// int_calc
module int_calc(clk, rst, start, A, B, done, int_add, int_sub, int_mul, int_div, int_mod, addCo, addCy, subCo, subCy);
clock: 21.0 ns
lec_check: 0
cap_margin: 20
cell_pad_in_sites_detail_placement: 1
core_margin: 3
core_utilization: 40
min_routing_layer: met2
place_density_lb_addon: 0.28
setup_slack_margin: 1.5
slew_margin: 20
tns_end_percent: 20
run.sh (not shown) runs the stock make flow with config.mk's settings and CLKGATE_MAP_FILE=.
Next try:
- CELL_PAD_IN_SITES_DETAIL_PLACEMENT: 1 -> unset
- CORE_MARGIN: 3 -> 2
- MIN_ROUTING_LAYER: met2 -> unset
- PLACE_DENSITY_LB_ADDON: 0.28 -> unset
- TNS_END_PERCENT: 20 -> unset
- clock period: 21.0 -> 19.2 ns (I/O delays scaled with it)
Wire length fell by 13%.
Clock skew is about the same.
Register-to-register slack is worse by 1500 ps.
Cell area barely changes.
Synthesized area stays the same.
Final cell count rose by about 0.33%.
Worst hold slack is worse by 3.8 ps.
Die area fell by 1.7%.
Non-clock buffer count rose by 6.
Sequential share of layout area stays flat.
Next try:
- CORE_UTILIZATION: 40 -> 43
- clock period: 19.2 -> 10.6 ns (I/O delays scaled with it)
Effect:
- This time the run completed, yet does not pass: negative setup slack
- critical path depth does not change
- final area grows by 0.75%
- die area shrinks by 6.9%
- total power grows by 86%
- non-clock buffer count grows by 22
- first-iteration DRC count grows by 8.7%
- sequential cell count does not change
- via count grows by 1.6%
- routed wire length shrinks by 1.0%
- synthesized area is unchanged
- synthesized cell count does not change
Next try:
- CORE_UTILIZATION: 43 -> 72
- CTS_CLUSTER_DIAMETER: unset -> 52
- CTS_CLUSTER_SIZE: unset -> 39
- PLACE_DENSITY: unset -> 0.37
- SETUP_SLACK_MARGIN: 1.5 -> 2.7
Result: The changed run finished but fails on negative setup slack. Final cell count shrinks by about 9%. Area after synthesis stays the same. Wire length grows by 9.2%.


exp/fjord:
The RTL this note starts from:
==> flow/design.v <==
`timescale 1ns / 1ps
module adder_1bit(a, b, ci, s, co);
	input wire a,b,ci;
	output wire s,co;
	and (c1,a,b), (c2,b,ci), (c3,a,ci);
	xor (s1,a,b), (s,s1,ci);
	or (co,c1,c2,c3);
endmodule
`timescale 1ns / 1ps
module adder_32bits(A, B, Ctr, S, Co,Cy);
	parameter size=32;
   input [size:1] A;
   input [size:1] B;
   input Ctr;
   output [size:1] S;
   output Co;
	output Cy;
	wire[size-1:1]  Ctemp;
	wire[size:1]    Bo;
	assign Bo={32{Ctr}}^B;
adder_1bit 	A1(.a(A[1]),.b(Bo[1]),.ci(Ctr),.s(S[1]),.co(Ctemp[1])),
		A2(A[2],Bo[2],Ctemp[1],S[2],Ctemp[2]),
		A3(A[3],Bo[3],Ctemp[2],S[3],Ctemp[3]),
		A4(A[4],Bo[4],Ctemp[3],S[4],Ctemp[4]),
		A5(A[5],Bo[5],Ctemp[4],S[5],Ctemp[5]),
		A6(A[6],Bo[6],Ctemp[5],S[6],Ctemp[6]),
		A7(A[7],Bo[7],Ctemp[6],S[7],Ctemp[7]),
		A8(A[8],Bo[8],Ctemp[7],S[8],Ctemp[8]),
		A9(A[9],Bo[9],Ctemp[8],S[9],Ctemp[9]),
		A10(A[10],Bo[10],Ctemp[9],S[10],Ctemp[10]),
		A11(A[11],Bo[11],Ctemp[10],S[11],Ctemp[11]),
		A12(A[12],Bo[12],Ctemp[11],S[12],Ctemp[12]),
		A13(A[13],Bo[13],Ctemp[12],S[13],Ctemp[13]),
		A14(A[14],Bo[14],Ctemp[13],S[14],Ctemp[14]),
		A15(A[15],Bo[15],Ctemp[14],S[15],Ctemp[15]),
		A16(A[16],Bo[16],Ctemp[15],S[16],Ctemp[16]),
		A17(A[17],Bo[17],Ctemp[16],S[17],Ctemp[17]),
		A18(A[18],Bo[18],Ctemp[17],S[18],Ctemp[18]),
		A19(A[19],Bo[19],Ctemp[18],S[19],Ctemp[19]),
		A20(A[20],Bo[20],Ctemp[19],S[20],Ctemp[20]),
		A21(A[21],Bo[21],Ctemp[20],S[21],Ctemp[21]),
		A22(A[22],Bo[22],Ctemp[21],S[22],Ctemp[22]),
		A23(A[23],Bo[23],Ctemp[22],S[23],Ctemp[23]),
		A24(A[24],Bo[24],Ctemp[23],S[24],Ctemp[24]),
		A25(A[25],Bo[25],Ctemp[24],S[25],Ctemp[25]),
		A26(A[26],Bo[26],Ctemp[25],S[26],Ctemp[26]),
		A27(A[27],Bo[27],Ctemp[26],S[27],Ctemp[27]),
		A28(A[28],Bo[28],Ctemp[27],S[28],Ctemp[28]),
		A29(A[29],Bo[29],Ctemp[28],S[29],Ctemp[29]),
		A30(A[30],Bo[30],Ctemp[29],S[30],Ctemp[30]),
		A31(A[31],Bo[31],Ctemp[30],S[31],Ctemp[31]),
		A32(A[32],Bo[32],Ctemp[31],S[32],Co);
		assign Cy=(!(A[32]^Bo[32]))*(A[32]^S[32]);
endmodule
module mul_32_32_64(clk, rst, start, a, b, out, idle);
   input clk;
   input rst;
   input start;
   input [31:0] a, b;
   output reg [63:0] out;
   output idle;
   reg [63:0]        out_r;
   parameter START = 1'b0, CALC = 1'b1;
   reg [4:0]         count;
   reg               state;
   reg               last;
   wire [33:0]       tmp_sum;
   wire [33:0]       a_ext;
   wire [33:0]       addend;
   wire [2:0]        booth;
   assign idle = (state == START);
   assign a_ext = {{2{a[31]}}, a};
   assign booth = {out_r[1:0], last};
   assign addend = (booth[1] ^ booth[0]) ? a_ext : {a_ext[32:0], 1'b0} & {34{booth[2] ^ booth[0]}};
   assign tmp_sum = {{2{out_r[63]}}, out_r[63:32]} + (addend ^ {34{booth[2]}}) + {33'b0, booth[2]};
   always @(posedge clk) begin
      if (rst) begin
         state <= START;
         count <= 5'b00000;
      end else begin
      case (state)
        START: begin
           if (start) begin
              out_r <= {32'b0, b};
              last <= 1'b0;
              count <= 5'b00000;
              state <= CALC;
           end
        end
        CALC: begin
           if (~count[4]) begin
              count <= count + 1;
              out_r[63:30] <= tmp_sum[33:0];
              out_r[29:0] <= out_r[31:2];
              last <= out_r[1];
           end  
           else begin
              out <= out_r;
              state <= START;
              count <= 5'b00000;
           end
        end  
        default:;
      endcase  
      end
   end  
endmodule  
module div_64_32_32(clk, rst, start, a, b, quo, mod, idle);
   input clk;
   input rst;
   input start;
   input [63:0] a;
   input [31:0] b;
   output reg [31:0] quo, mod;
   output idle;
   reg [31:0]        quo_r;
   reg [33:0]        mod_r;
   parameter START = 2'b00, CALC = 2'b01, FIN = 2'b11;
   reg [1:0]         state;
   reg [4:0]         count;
   wire [33:0]       b_ext;
   wire [33:0]       tmp_sum;
   reg               op;
   assign idle = (state == START);
   assign b_ext = {2'b00, b};
   assign tmp_sum = mod_r + (b_ext ^ {34{op}}) + {33'b0, op};
   always @(posedge clk) begin
      if (rst) begin
         state <= START;
         count <= 5'b00000;
      end else begin
      case (state)
        START: begin
           if (start) begin
              mod_r <= {1'b0, a[63:31]};
              quo_r <= {a[30:0], 1'b0};
              op <= 1;     
              count <= 5'b00000;
              state <= CALC;
           end
        end
        CALC: begin
           if (count != 5'b11111) begin
              mod_r <= {tmp_sum[32:0], quo_r[31]};
              quo_r <= {quo_r[30:0], ~tmp_sum[33]};
              op <= ~tmp_sum[33];
              count <= count + 1;
           end
           else begin
              quo_r <= {quo_r[30:0], ~tmp_sum[33]};
              mod_r <= tmp_sum[33] ? tmp_sum + b_ext : tmp_sum;
              state <= FIN;
              count <= 5'b00000;
           end
        end
        FIN: begin
           quo <= quo_r;
           mod <= mod_r[31:0];
           state <= START;
           count <= 5'b00000;
        end
        default: state <= START;
      endcase  
      end
   end  
endmodule  
module int_calc(clk, rst, start, A, B, done, int_add, int_sub, int_mul, int_div, int_mod, addCo, addCy, subCo, subCy);
   input clk;
   input rst;
   input start;
   input [63:0] A;
   input [31:0] B;
   output done;
   output [31:0] int_add;
   output [31:0] int_sub;
   output [63:0] int_mul;
   output [31:0] int_div;
   output [31:0] int_mod;
	output addCo;
	output addCy;
	output subCo;
	output subCy;
   reg [31:0] a_r;
   reg [31:0] b_r;
   reg        busy;
   wire       mul_idle;
   wire       div_idle;
   assign done = busy & mul_idle & div_idle;
   always @(posedge clk) begin
      if (start) begin
         a_r <= A[31:0];
         b_r <= B;
      end
      if (rst) busy <= 1'b0;
      else if (start) busy <= 1'b1;
      else if (done) busy <= 1'b0;
   end
   adder_32bits adder(.A(a_r),
                      .B(b_r),
                      .Ctr(1'b0),
                      .S(int_add),
                      .Co(addCo),
                      .Cy(addCy));
   adder_32bits suber(.A(a_r),
                      .B(b_r),
                      .Ctr(1'b1),
                      .S(int_sub),
                      .Co(subCo),
                      .Cy(subCy));
   mul_32_32_64 muler(.clk(clk),
                      .rst(rst),
                      .start(start),
                      .a(a_r),
                      .b(B),
                      .out(int_mul),
                      .idle(mul_idle));
   div_64_32_32 diver(.clk(clk),
                      .rst(rst),
                      .start(start),
                      .a(A),
                      .b(b_r),
                      .quo(int_div),
                      .mod(int_mod),
                      .idle(div_idle));
endmodule  
make LEC_CHECK=0 CAP_MARGIN=20 CELL_PAD_IN_SITES_DETAIL_PLACEMENT=1 CORE_MARGIN=3 CORE_UTILIZATION=40 CTS_CLUSTER_DIAMETER=47 HOLD_SLACK_MARGIN=0.22 MIN_ROUTING_LAYER=met1 PLACE_DENSITY_LB_ADDON=0.28 SETUP_SLACK_MARGIN=1.5 SLEW_MARGIN=20 TNS_END_PERCENT=20 finish   # period 21.0 ns
The flow did not stop early for exp/fjord: all stages ran, and the layout cleared the timing, design-rule and antenna checks.
### exp/fjord -> exp/yarrow
Settings: an added CTS_CLUSTER_SIZE of 23; a deleted CELL_PAD_IN_SITES_DETAIL_PLACEMENT that had been 1; a change of CORE_UTILIZATION from 40 to 72; a deleted PLACE_DENSITY_LB_ADDON that had been 0.28; a deleted CTS_CLUSTER_DIAMETER that had been 47; a deleted MIN_ROUTING_LAYER that had been met1; a deleted TNS_END_PERCENT that had been 20; a deleted HOLD_SLACK_MARGIN that had been 0.22; a deleted SETUP_SLACK_MARGIN that had been 1.5; a change of CORE_MARGIN from 3 to 2; a change of the clock period (ns, I/O delays scaled along) from 21.0 to 15.0.
Every stage of exp/yarrow finished as expected; the final checks, on the other hand, flagged setup timing, which means the layout fails.
[exp/yarrow] synthesis-to-finish area growth fell 3.0 points relative to exp/fjord
exp/yarrow vs exp/fjord on area of the die: exp/yarrow is the lower one.
Wire: exp/yarrow routes less than exp/fjord
exp/yarrow vs. exp/fjord: post-layout period usage of the worst path went up by 19 points.
Comparing exp/fjord and exp/yarrow, the higher via count is on exp/yarrow.
Compared with exp/fjord, in exp/yarrow clock network fraction of total power down 4.9 points, placement row count now sits lower.
Setup changes, exp/yarrow to exp/willow
Settings: SETUP_SLACK_MARGIN now -1.09, previously not set; CAP_MARGIN now 0, was 20; the clock period (ns, I/O delays scaled along) now 11.2, was 15.0.
Results
exp/willow has less setup slack than exp/yarrow.
exp/willow completed end to end; final checks failed (setup timing).
[compare] base=exp/yarrow new=exp/willow: logic depth of the worst path, buffers included increased 2.8%; number of standard cells in the layout, taps in and fillers out increased 0.77%; via count increased 3.2%.
exp/willow against exp/yarrow: total power up 35%; number of antenna violations at the first check in global routing up 4; count of nets after finishing up 20.
Global-route usage up 1.6 points in exp/willow wrt exp/yarrow
What exp/raven does differently from exp/willow at the input level:
Settings: swapping 23 for 25 in CTS_CLUSTER_SIZE; swapping -1.09 for 1.84 in SETUP_SLACK_MARGIN; swapping 0 for 20 in CAP_MARGIN; putting PLACE_DENSITY_LB_ADDON at 0.01 where nothing was set; swapping 11.2 for 12.3 in the clock period (ns, I/O delays scaled along).
### Flow results
- Delta (exp/raven minus exp/willow): worst-case hold slack went down by 0.0062 ns, final area now larger, relative contribution of the clock network to total power increased by 2.1 points relative to the old numbers, clock distribution area overhead in the final layout now larger, number of logic gates barely changed.
- Delta (exp/raven minus exp/willow): mean number of vias per cell down 2.5%; met3 layer usage reported by global route up 1.7 points; number of placed instances, taps included flat.
- In exp/willow the implementation completed, yet the final layout does not meet the checks, the culprit being setup timing.
- exp/raven finished all stages; layout check result: FAIL, due to setup timing.
- exp/willow → exp/raven: synthesized area has remained practically unchanged; wire length of the first global-routing pass has decreased.
The inputs of exp/lagoon differ from those of exp/raven as listed below.
Settings: PLACE_DENSITY_LB_ADDON removed (was 0.01); CTS_CLUSTER_SIZE changed from 25 to 90; CORE_UTILIZATION changed from 72 to 68; CTS_CLUSTER_DIAMETER newly set to 42; the clock period (ns, I/O delays scaled along) changed from 12.3 to 12.0.
Results
exp/lagoon: complete, dirty (setup timing)
Going from exp/raven to exp/lagoon, the overall fraction of global-route tracks in use was found to have gone down by 1.9 points.
Against exp/raven, exp/lagoon comes in about 8% higher on net switching power.
Delta(non-clock buffer total of the final layout, exp/lagoon - exp/raven) < 0
The lower overall power of the completed layout of exp/raven and exp/lagoon is in exp/raven.
[inputs] exp/sierra vs exp/lagoon
Settings: ABC_AREA: unset -> 1; CTS_CLUSTER_SIZE: 90 -> 23; CORE_UTILIZATION: 68 -> 72; CTS_CLUSTER_DIAMETER: 42 -> unset; SETUP_SLACK_MARGIN: 1.84 -> unset; PLACE_DENSITY: unset -> 0.79; the clock period (ns, I/O delays scaled along): 12.0 -> 12.2.
### Flow results
Nothing crashed in exp/sierra and all stages finished; the problem is that the final layout failed, the offending checks being setup timing. Compared with exp/lagoon, exp/sierra improves worst slack on hold paths. Changes observed in exp/sierra relative to exp/lagoon: worst setup margin dropped 0.30 ns; data arrival at the endpoint of the critical path picked up an extra 0.45 ns. Area of the mapped netlist went up by a few percent going from exp/lagoon to exp/sierra. Looking at multi-input logic portion of the cell area, exp/sierra sits 0.25 points above exp/lagoon. Design area, exp/sierra and exp/lagoon: larger value in exp/sierra. The basic-gate share of the synthesized area counting and, or, nand and nor cells of exp/sierra is higher than that of exp/lagoon. On exp/sierra: routed wire length is 12% higher than what exp/lagoon gave. Diff exp/lagoon -> exp/sierra | number of standard cells reported by yosys | up by more than a quarter. Re synthesized cell count: exp/sierra is 697 up on exp/lagoon. Taking exp/sierra as 1.0, exp/lagoon lands at 0.837 on via count of the first global-routing pass.
Power is estimated from default activity; no workload was simulated.
